== lane 1 ==
==> flow/design.v (excerpt) <==
module timer_top (
	input  wire sys_clk,
	input  wire sys_rst_n,
	input  wire tim_psel,
	input  wire tim_penable,
	input  wire tim_pwrite,
	input  wire [11:0] tim_paddr,
	input  wire [31:0] tim_pwdata,
	input  wire [3:0]  tim_pstrb,
	output wire [31:0] tim_prdata,
	output wire tim_pslverr,
	output wire tim_pready,
	output wire tim_int,
	input  wire dbg_mode
);
	wire wr_en;
	wire rd_en;
	wire timer_en;
	wire div_en;
	wire [3:0]  div_val;
	wire [63:0] cnt_tdr;
	wire cnt_tdr_en;
	wire cnt_clr;
	wire timer_en_nedge;
	wire [63:0] count;
	wire cnt_update;
	wire halt_en;
	apb_slave apb_slave_u(
		.sys_clk        (sys_clk        ),
		.sys_rst_n      (sys_rst_n      ),
		.tim_psel       (tim_psel       ),
		.tim_penable    (tim_penable    ),
		.tim_pwrite     (tim_pwrite     ),
		.tim_pready     (tim_pready     ),
		.wr_en          (wr_en          ),
		.rd_en          (rd_en          )
	);	
	register register_u (
		.sys_clk        (sys_clk        ),
		.sys_rst_n      (sys_rst_n      ),
		.wr_en          (wr_en          ),
		.rd_en          (rd_en          ),
		.tim_paddr      (tim_paddr      ),
		.tim_pwdata     (tim_pwdata     ),
		.tim_prdata     (tim_prdata     ),
		.tim_pstrb      (tim_pstrb      ),
		.tim_pslverr    (tim_pslverr    ),
		.tim_int        (tim_int        ),
		.dbg_mode       (dbg_mode       ),
		.timer_en       (timer_en       ),
		.div_en         (div_en         ),
		.div_val        (div_val        ),
		.cnt_tdr        (cnt_tdr        ),
		.cnt_tdr_en     (cnt_tdr_en     ),	
		.cnt_clr        (cnt_clr        ),
		.timer_en_nedge (timer_en_nedge ),
		.count          (count          ),
		.cnt_update     (cnt_update     ),
		.halt_en        (halt_en        )
	);
	counter counter_u (
  ...
Settings: LEC_CHECK=0, CAP_MARGIN=20, CELL_PAD_IN_SITES_DETAIL_PLACEMENT=1, CORE_ASPECT_RATIO=0.51, CORE_MARGIN=2, CORE_UTILIZATION=53, CTS_CLUSTER_DIAMETER=39, CTS_CLUSTER_SIZE=45, GPL_ROUTABILITY_DRIVEN=1, MIN_ROUTING_LAYER=met1, PLACE_DENSITY_LB_ADDON=0.15, SETUP_SLACK_MARGIN=-0.27, SLEW_MARGIN=20; clock period 8.45 ns.
run.sh (not shown) runs the stock make flow with config.mk's settings and CLKGATE_MAP_FILE=.
Lane 1 completed every stage of the flow, and the final layout passed the timing, DRC and antenna checks.
diff inputs: lane 1 => lane 2
Settings: a change of CORE_UTILIZATION from 53 to 40; a deleted SETUP_SLACK_MARGIN that had been -0.27; a deleted CTS_CLUSTER_DIAMETER that had been 39; an added PLACE_DENSITY of 0.6; a deleted PLACE_DENSITY_LB_ADDON that had been 0.15; a deleted GPL_ROUTABILITY_DRIVEN that had been 1; a deleted CORE_ASPECT_RATIO that had been 0.51; a deleted CTS_CLUSTER_SIZE that had been 45; a deleted CELL_PAD_IN_SITES_DETAIL_PLACEMENT that had been 1; a deleted MIN_ROUTING_LAYER that had been met1; a change of the clock period (ns, I/O delays scaled along) from 8.45 to 5.72.
Findings:
- The higher cell count of lane 2 and lane 1 is in lane 2.
- Compared to lane 1, lane 2 has minimum setup slack among reg-to-reg paths 2.86 ns lower.
- Comparing final setup skew for lane 2 and lane 1, the smaller number came from lane 2.
- For area of the multi-input gates, lane 1 and lane 2 come out practically identical.
- Wire length per cell after detailed routing (lower): lane 2
- met5 as the uppermost layer routed was reported by lane 1, and met4 by lane 2.
- Relative to lane 1, met3 layer usage reported by global route decreased by 14 points in lane 2.
- Going from lane 1 to lane 2, number of global-route vias before repair fell 1134, area fraction of clock buffers and clock inverters fell 0.40 points.
diff inputs: lane 2 => lane 3
Settings: CORE_UTILIZATION: 40 -> 67; ABC_AREA: unset -> 1; the clock period (ns, I/O delays scaled along): 5.72 -> 7.12.
Notes after the runs:
Die area | lane 3 < lane 2. From lane 3 to lane 2, sequential cell count did not move at all. Of lane 3 and lane 2, lane 2 shows the lower worst setup slack, with lane 3 above it. Number of fillers in the final layout: lower on lane 3. Compared to lane 2, lane 3 leaves less free space in the core. Compared to lane 2, lane 3 has synthesized cell area about 16% higher. When lane 3 is set beside lane 2, its total iterations of the first detailed-routing run turns out to be 3 larger. Diff lane 3 and lane 2: non-clock inverter total of the final layout higher in lane 3. Count of clock-buffer cells in the layout (higher): lane 2.

---

Starting RTL as in the previous note.
==> flow/design.v (excerpt) <==
module timer_top (
	input  wire sys_clk,
	input  wire sys_rst_n,
	input  wire tim_psel,
	input  wire tim_penable,
	input  wire tim_pwrite,
	input  wire [11:0] tim_paddr,
	input  wire [31:0] tim_pwdata,
	input  wire [3:0]  tim_pstrb,
	output wire [31:0] tim_prdata,
	output wire tim_pslverr,
	output wire tim_pready,
	output wire tim_int,
	input  wire dbg_mode
);
	wire wr_en;
	wire rd_en;
	wire timer_en;
	wire div_en;
	wire [3:0]  div_val;
	wire [63:0] cnt_tdr;
	wire cnt_tdr_en;
	wire cnt_clr;
	wire timer_en_nedge;
	wire [63:0] count;
	wire cnt_update;
	wire halt_en;
	apb_slave apb_slave_u(
		.sys_clk        (sys_clk        ),
		.sys_rst_n      (sys_rst_n      ),
		.tim_psel       (tim_psel       ),
		.tim_penable    (tim_penable    ),
		.tim_pwrite     (tim_pwrite     ),
		.tim_pready     (tim_pready     ),
		.wr_en          (wr_en          ),
		.rd_en          (rd_en          )
	);	
	register register_u (
		.sys_clk        (sys_clk        ),
		.sys_rst_n      (sys_rst_n      ),
		.wr_en          (wr_en          ),
		.rd_en          (rd_en          ),
  ...
make LEC_CHECK=0 ABC_AREA=0 CAP_MARGIN=25 CORE_ASPECT_RATIO=1.19 CORE_MARGIN=2 CORE_UTILIZATION=60 CTS_CLUSTER_DIAMETER=207 HOLD_SLACK_MARGIN=0.19 MIN_ROUTING_LAYER=met2 PLACE_DENSITY=0.35 SETUP_SLACK_MARGIN=0.29 SLEW_MARGIN=20 finish   # period 9.63 ns
Then changed:
ABC_AREA = unset   (was 0)
CAP_MARGIN = 20   (was 25)
CORE_ASPECT_RATIO = unset   (was 1.19)
CORE_UTILIZATION = 36   (was 60)
CTS_CLUSTER_DIAMETER = unset   (was 207)
HOLD_SLACK_MARGIN = unset   (was 0.19)
MIN_ROUTING_LAYER = unset   (was met2)
PLACE_DENSITY = 0.6   (was 0.35)
SETUP_SLACK_MARGIN = unset   (was 0.29)
clock period = 5.72 ns   (was 9.63 ns; I/O delays follow)
Outcome: The new run went through all stages and came out clean; hold slack degrades by 0.0077 ns; total power rose by well over a third; design area went up by a few percent; synthesized cell count is unchanged; sequential share of layout area goes down by 0.73 points; register-to-register slack gets worse by 3.9 ns; count of clock-buffer cells in the layout came out higher by 5; clock skew came out higher by 0.013 ns.
Then changed:
CORE_UTILIZATION = 52   (was 36)
clock period = 7.14 ns   (was 5.72 ns; I/O delays follow)
What happened: Worst setup slack is better by 0.65 ns. Core utilization increases by 18 points. Routed wire length decreases by 4.4%. Hold slack is better by 0.012 ns. Cell count decreases by about 8%. Via count decreases by 1.6%. Flip-flop count stays the same. Design area decreases by 1.2%. Register-to-register slack is better by 1.9 ns. Sequential share of layout area increases by 0.42 points.
Then changed:
CAP_MARGIN = 5   (was 20)
CORE_UTILIZATION = 72   (was 52)
CTS_CLUSTER_DIAMETER = 105   (was unset)
PLACE_DENSITY = 0.37   (was 0.6)
SETUP_SLACK_MARGIN = 0.22   (was unset)
clock period = 3.18 ns   (was 7.14 ns; I/O delays follow)
After rerunning: Hold slack is worse by 0.44 ns; die size drops by about 27%; sequential power increases by about 120%.

---

Setup of run A:
Starting RTL as in the previous note.
Settings: LEC_CHECK=0, CAP_MARGIN=20, CELL_PAD_IN_SITES_DETAIL_PLACEMENT=1, CORE_ASPECT_RATIO=0.51, CORE_MARGIN=2, CORE_UTILIZATION=53, CTS_CLUSTER_DIAMETER=39, CTS_CLUSTER_SIZE=45, GPL_ROUTABILITY_DRIVEN=0, MIN_ROUTING_LAYER=met1, PLACE_DENSITY=0.6, SETUP_SLACK_MARGIN=-0.27, SLEW_MARGIN=20; clock period 8.45 ns.
### run A -> run B
# run A
export LEC_CHECK = 0
export CAP_MARGIN = 20
export CELL_PAD_IN_SITES_DETAIL_PLACEMENT = 1
export CORE_ASPECT_RATIO = 0.51
export CORE_MARGIN = 2
export CORE_UTILIZATION = 53
export CTS_CLUSTER_DIAMETER = 39
export CTS_CLUSTER_SIZE = 45
export GPL_ROUTABILITY_DRIVEN = 0
export MIN_ROUTING_LAYER = met1
export PLACE_DENSITY = 0.6
export SETUP_SLACK_MARGIN = -0.27
export SLEW_MARGIN = 20
create_clock -name core_clock -period 8.45 [get_ports {sys_clk}]
# run B
export LEC_CHECK = 0
export CAP_MARGIN = 20
export CORE_MARGIN = 2
export CORE_UTILIZATION = 40
export PLACE_DENSITY = 0.6
export SLEW_MARGIN = 20
create_clock -name core_clock -period 7.12 [get_ports {sys_clk}]
==> results <==
Run B completed every stage of the flow, and the final layout passed the timing, DRC and antenna checks.
Taking run A as the reference point, the mean routed wirelength per cell of run B falls by 24%.
Run B vs run A, startpoint of the most critical setup path: tim_paddr[7] vs tim_paddr[6]
Lower leakage power goes to run B over run A.
Cmp run B and run A / maximum cell stage delay along the critical path / higher: run B
Relative to run A, via count has decreased by 967 in run B.
Re fraction of registers with async set or reset after synthesis: no difference whatsoever between run B and run A.
What run C does differently from run B at the input level:
# run B
export LEC_CHECK = 0
export CAP_MARGIN = 20
export CORE_MARGIN = 2
export CORE_UTILIZATION = 40
export PLACE_DENSITY = 0.6
export SLEW_MARGIN = 20
create_clock -name core_clock -period 7.12 [get_ports {sys_clk}]
# run C
export LEC_CHECK = 0
export CAP_MARGIN = 20
export CORE_MARGIN = 2
export CORE_UTILIZATION = 64
export SLEW_MARGIN = 20
create_clock -name core_clock -period 4.48 [get_ports {sys_clk}]
--- outcome ---
Run C vs run B, maximum net fanout on the critical path went down by 24. Setup WNS run B -> run C: worse. Diff run B -> run C | power dissipated by switching net loads | up by more than half. Between run B and run C, worst hold slack is higher for run B, run C comes in under that.
--- input diff run C..run D ---
# run C
export LEC_CHECK = 0
export CAP_MARGIN = 20
export CORE_MARGIN = 2
export CORE_UTILIZATION = 64
export SLEW_MARGIN = 20
create_clock -name core_clock -period 4.48 [get_ports {sys_clk}]
# run D
export LEC_CHECK = 0
export CAP_MARGIN = 20
export CORE_MARGIN = 2
export CORE_UTILIZATION = 64
export GPL_TIMING_DRIVEN = 1
export MIN_ROUTING_LAYER = met1
export SETUP_SLACK_MARGIN = -0.54
export SLEW_MARGIN = 35
export TNS_END_PERCENT = 95
create_clock -name core_clock -period 7.79 [get_ports {sys_clk}]
Results
Run D | stages: all done | timing, DRC, antenna: all pass
| met3 track demand over resource in global routing | run D vs run C | 3.2 points lower |
Sequential share of layout area: run D higher than run C
In the tables for run D and run C, worst hold slack reads lower with run C.
Looking at type of the worst min-delay path, the reg -> reg result is from run D; the in -> async one comes from run C.
Run D has data arrival time of the worst path above what run C had.
A last element of the critical path of tim_prdata[22] is what run D shows, while tim_prdata[21] belongs to run C.
In run D the area overhead of the layout relative to synthesis turned out 1.8 points lower than in run C.
Compared to run C, run D leaves more free space in the core.
Run D gives less number of logic stages on the critical path including buffering than run C did.
What run E does differently from run D at the input level:
# run D
export LEC_CHECK = 0
export CAP_MARGIN = 20
export CORE_MARGIN = 2
export CORE_UTILIZATION = 64
export GPL_TIMING_DRIVEN = 1
export MIN_ROUTING_LAYER = met1
export SETUP_SLACK_MARGIN = -0.54
export SLEW_MARGIN = 35
export TNS_END_PERCENT = 95
create_clock -name core_clock -period 7.79 [get_ports {sys_clk}]
# run E
export LEC_CHECK = 0
export CAP_MARGIN = 20
export CORE_MARGIN = 2
export CORE_UTILIZATION = 72
export CTS_CLUSTER_DIAMETER = 119
export CTS_CLUSTER_SIZE = 24
export GPL_TIMING_DRIVEN = 1
export MIN_ROUTING_LAYER = met1
export SETUP_SLACK_MARGIN = -0.22
export SLEW_MARGIN = 35
export TNS_END_PERCENT = 95
create_clock -name core_clock -period 3.49 [get_ports {sys_clk}]
## What came out
Run D did not stop at any stage, and its layout met the timing, DRC and antenna checks. Ran to the end and failed final checks on setup timing: run E. Run E: final instance area 0.59% above run D. | met3 demand-to-capacity share in global routing | run E vs run D | 1.6 points higher |. Count of clock-buffer cells in the layout ends up higher on run D. Re flip-flop and latch count after synthesis: no difference whatsoever between run E and run D. Compared with run D, run E shows a higher HPWL after detailed placement. Overall die area: run E < run D. tim_paddr[7] as the start point of the critical path was reported by run D, and tim_paddr[8] by run E. Run E vs run D: core utilization up in run E. Cell count of run E falls short of that of run D slightly. In the flow results for run D and run E, the power share of the clock group is smaller on run E. Worst hold slack in run E is 0.41 ns below run D. Compared with run D, first-pass GRT wire length in run E increased by a few percent.
Power is estimated from default activity; no workload was simulated.
